==> flow/design.v (excerpt) <==
module pipelineProcessor(
	input clk,
	input reset,
	output [31:0]  inst_addr,
	input  [31:0]  instr,
	output [31:0]  data_addr,
	output  [31:0]  data_out,
	output        mem_read,
	output          mem_write,
	input  [31:0]  data_in
	);
Size in the first run: ~7,800 cells after synthesis, ~1,400 flip-flops, ~160 I/O pins, roughly 71,000 µm² of cells after synthesis.
clock: 7.69 ns
lec_check: 0
abc_area: 1
cap_margin: 0
cell_pad_in_sites_detail_placement: 2
cell_pad_in_sites_global_placement: 1
core_aspect_ratio: 1.1
core_margin: 7
core_utilization: 58
cts_cluster_size: 13
gpl_routability_driven: 0
gpl_timing_driven: 1
hold_slack_margin: 0.13
setup_slack_margin: 2.16
slew_margin: 20
run.sh (not shown) runs the stock make flow with config.mk's settings and CLKGATE_MAP_FILE=.
The starting point never finished: it broke off in detailed placement.
==> next run, changes <==
==> flow/config.mk (replaced) <==
export PLATFORM = sky130hd
export DESIGN_NAME = pipelineProcessor
export DESIGN_NICKNAME = pipelineProcessor
export VERILOG_FILES = /design/flow/design.v
export SDC_FILE = /design/flow/constraint.sdc
export NUM_CORES = 4
export LEC_CHECK = 0
export CAP_MARGIN = 5
export CELL_PAD_IN_SITES_DETAIL_PLACEMENT = 1
export CORE_MARGIN = 7
export CORE_UTILIZATION = 40
export CTS_CLUSTER_SIZE = 91
export SLEW_MARGIN = 20
==> flow/constraint.sdc (replaced) <==
create_clock -name core_clock -period 9.0 [get_ports {clk}]
set_input_delay 1.8000 -clock core_clock [delete_from_list [all_inputs] [get_ports {clk}]]
set_output_delay 1.8000 -clock core_clock [all_outputs]
set_load 0.01 [all_outputs]
=>
- The new run finished clean
- synthesized cell count fell by 42%
- die area went up by 38%
- area after synthesis shrinks by 3.9%
==> next run, changes <==
==> flow/config.mk (replaced) <==
export PLATFORM = sky130hd
export DESIGN_NAME = pipelineProcessor
export DESIGN_NICKNAME = pipelineProcessor
export VERILOG_FILES = /design/flow/design.v
export SDC_FILE = /design/flow/constraint.sdc
export NUM_CORES = 4
export LEC_CHECK = 0
export CAP_MARGIN = 20
export CORE_MARGIN = 2
export CORE_UTILIZATION = 15
export PLACE_DENSITY = 0.6
export SLEW_MARGIN = 20
==> flow/constraint.sdc (replaced) <==
create_clock -name core_clock -period 13.9 [get_ports {clk}]
set_input_delay 2.7800 -clock core_clock [delete_from_list [all_inputs] [get_ports {clk}]]
set_output_delay 2.7800 -clock core_clock [all_outputs]
set_load 0.01 [all_outputs]
Result:
- The changed run completed with no timing, DRC or antenna violations
- design area rose by 5.9%
- final cell count rose by about 54%
- setup slack is better by 4.1 ns
- register-to-register slack is better by 4.1 ns
- combinational power fell by 35%
- fmax fell by 9.1%
- wire length rose by 4.5%
- total power fell by about 35%
==> next run, changes <==
--- a/flow/config.mk
+++ b/flow/config.mk
@@ -6,7 +6,9 @@
 export NUM_CORES = 4
 export LEC_CHECK = 0
-export CAP_MARGIN = 20
+export CAP_MARGIN = 35
 export CORE_MARGIN = 2
-export CORE_UTILIZATION = 15
-export PLACE_DENSITY = 0.6
+export CORE_UTILIZATION = 56
+export CTS_CLUSTER_DIAMETER = 230
+export GPL_ROUTABILITY_DRIVEN = 0
+export PLACE_DENSITY_LB_ADDON = 0.26
 export SLEW_MARGIN = 20
==> flow/constraint.sdc (replaced) <==
create_clock -name core_clock -period 10.8 [get_ports {clk}]
set_input_delay 2.1600 -clock core_clock [delete_from_list [all_inputs] [get_ports {clk}]]
set_output_delay 2.1600 -clock core_clock [all_outputs]
set_load 0.01 [all_outputs]
Result: Non-clock buffer count came out lower by 12. Worst hold slack barely changes. Cell area came out lower by a few percent. Final cell count came out lower by well over a third. Routed wire length came out lower by about a fifth. Power came out higher by a quarter to a third. Fmax came out higher by a few percent. Worst setup slack gets worse by 2.7 ns. Via count is about the same.
==> next run, changes <==
==> flow/config.mk (replaced) <==
export PLATFORM = sky130hd
export DESIGN_NAME = pipelineProcessor
export DESIGN_NICKNAME = pipelineProcessor
export VERILOG_FILES = /design/flow/design.v
export SDC_FILE = /design/flow/constraint.sdc
export NUM_CORES = 4
export LEC_CHECK = 0
export CAP_MARGIN = 20
export CORE_MARGIN = 2
export CORE_UTILIZATION = 70
export CTS_CLUSTER_SIZE = 57
export GPL_TIMING_DRIVEN = 1
export PLACE_DENSITY_LB_ADDON = 0.02
export SLEW_MARGIN = 15
==> flow/constraint.sdc (replaced) <==
create_clock -name core_clock -period 5.09 [get_ports {clk}]
set_input_delay 1.0180 -clock core_clock [delete_from_list [all_inputs] [get_ports {clk}]]
set_output_delay 1.0180 -clock core_clock [all_outputs]
set_load 0.01 [all_outputs]
=>
- This time the run aborted during global routing, error ODB-0269
- die area fell by 20%
- area after synthesis does not change
- synthesized cell count does not change


## xenon
pipelineProcessor again, from the RTL that the note above started with.
export LEC_CHECK = 0
export ABC_AREA = 0
export CAP_MARGIN = 20
export CELL_PAD_IN_SITES_GLOBAL_PLACEMENT = 2
export CORE_ASPECT_RATIO = 0.63
export CORE_MARGIN = 2
export CORE_UTILIZATION = 22
export CTS_CLUSTER_DIAMETER = 384
export GPL_ROUTABILITY_DRIVEN = 0
export HOLD_SLACK_MARGIN = 0.23
export MAX_ROUTING_LAYER = met4
export MIN_ROUTING_LAYER = met2
export PLACE_DENSITY = 0.6
export SLEW_MARGIN = 20
create_clock -name core_clock -period 5.36 [get_ports {clk}]
No crash in xenon: every stage finished, but the layout fails its final checks due to negative setup slack.
For nickel, these inputs were changed with respect to xenon:
- MAX_ROUTING_LAYER removed (was met4)
- CELL_PAD_IN_SITES_GLOBAL_PLACEMENT removed (was 2)
- CORE_ASPECT_RATIO removed (was 0.63)
- CORE_UTILIZATION changed from 22 to 26
- PLACE_DENSITY_LB_ADDON newly set to 0.23
- CAP_MARGIN changed from 20 to 30
- HOLD_SLACK_MARGIN changed from 0.23 to 0.1
- CORE_MARGIN changed from 2 to 7
- CTS_CLUSTER_DIAMETER removed (was 384)
- GPL_ROUTABILITY_DRIVEN removed (was 0)
- PLACE_DENSITY removed (was 0.6)
- MIN_ROUTING_LAYER removed (was met2)
- the clock period (ns, I/O delays scaled along) changed from 5.36 to 11.6
--- outcome ---
- Status for nickel and xenon: clean finish in nickel only
- Finished, but not clean: xenon, with negative setup slack.
- From xenon to nickel the numbers moved as follows: sequential cell count flat, horizontal die size down about 25%, hold slack up 0.022 ns.
- Largest net degree at the start of global routing grows by more than half when moving from xenon to nickel.
- Compared with xenon, nickel instantiates a smaller number of standard cells.
- Relative to xenon, the wire length of the first global-routing pass measured on nickel has decreased by more than 10%.
- Re number of buffers added to fix hold violations after cts: no difference whatsoever between nickel and xenon.
- When nickel is measured against xenon, its number of nets in the layout turns out about 16% lower.
- Measured against each other, nickel and xenon differ in cell area, the higher figure coming from xenon.
- Combinational group power on nickel is down relative to xenon.
- xenon vs nickel, last element of the critical path: IFIDPipeReg.IFIDinstr[31] vs InstructionFetch.pc_counter.current[2]
- Routed wire length on nickel is ahead of xenon.
Here is what was changed in the inputs of delta compared with nickel.
- putting TNS_END_PERCENT at 70 where nothing was set
- swapping 30 for 35 in CAP_MARGIN
- putting GPL_TIMING_DRIVEN at 1 where nothing was set
- clearing HOLD_SLACK_MARGIN, which used to be 0.1
- swapping 20 for 15 in SLEW_MARGIN
- swapping 0 for 1 in ABC_AREA
- swapping 0.23 for 0.02 in PLACE_DENSITY_LB_ADDON
- swapping 26 for 20 in CORE_UTILIZATION
- swapping 7 for 2 in CORE_MARGIN
- swapping 11.6 for 12.0 in the clock period (ns, I/O delays scaled along)
Looking at core utilization across nickel and delta, the one that comes out higher is nickel.
Power ends up lower on nickel.
delta vs. nickel: largest net degree at the start of global routing went up by about 50%; part of the total power dissipated in the clock network went up by 2.4 points.
Diff nickel -> delta | distinct cell type count of the synthesized netlist | decrease of 26%
The flow did not stop early for delta: all stages ran, and the layout cleared the timing, design-rule and antenna checks.
| netlist area before placement | delta vs nickel | about 4% higher |
delta has area growth from synthesis to final layout above what nickel had.
Summary — number of buffers added by the clock tree synthesis step, delta relative to nickel: higher, by 35.
Edits applied to the flow inputs when going from delta to harbor:
- clearing GPL_TIMING_DRIVEN, which used to be 1
- swapping 35 for 20 in CAP_MARGIN
- clearing TNS_END_PERCENT, which used to be 70
- clearing PLACE_DENSITY_LB_ADDON, which used to be 0.02
- putting SETUP_SLACK_MARGIN at -0.57 where nothing was set
- swapping 2 for 6 in CORE_MARGIN
- swapping 15 for 20 in SLEW_MARGIN
- swapping 20 for 51 in CORE_UTILIZATION
- swapping 1 for 0 in ABC_AREA
- putting PLACE_DENSITY at 0.75 where nothing was set
- swapping 12.0 for 10.3 in the clock period (ns, I/O delays scaled along)
- harbor went all the way through synthesis, placement and routing and the layout is clean on timing, DRC and antenna.
- Count of multi-input combinational gates (harbor / delta): 0.51
- delta has higher cell count than harbor.
- Looking only at sequential element share of the synthesized area, and setting everything else aside, the lower value of harbor and delta goes to delta.
- Sort harbor and delta by detailed-route wire length desc -> top: delta
What maple does differently from harbor at the input level:
- a deleted SETUP_SLACK_MARGIN that had been -0.57
- a change of CORE_UTILIZATION from 51 to 70
- an added CTS_CLUSTER_SIZE of 34
- an added HOLD_SLACK_MARGIN of -0.09
- a change of PLACE_DENSITY from 0.75 to 0.6
- a change of CAP_MARGIN from 20 to 5
- a change of CORE_MARGIN from 6 to 2
- a deleted ABC_AREA that had been 0
- a change of the clock period (ns, I/O delays scaled along) from 10.3 to 5.46
--- outcome ---
maple: ODB-0269 in global routing (5_1_grt) -> run aborted
Changes observed in maple relative to harbor: chip height saw a decrease, final weighted congestion in routability-driven placement saw a decrease, core utilization before placement saw an increase.
Chip area improves in maple relative to harbor.
Half-perimeter wire length after placement (lower): harbor
Looking at instance area at placement, maple sits 4800 um2 above harbor.
For the number of placement rows, maple came in 14% lower than harbor did.
When maple is measured against harbor, its number of placed instances, taps included turns out 121 higher.
Compared with harbor, maple shows a count of buffers added by post-CTS timing repair for setup that is 76 higher.
Comparing harbor and maple, the lower area inside the core boundary was measured on maple.
Power is estimated from default activity; no workload was simulated.
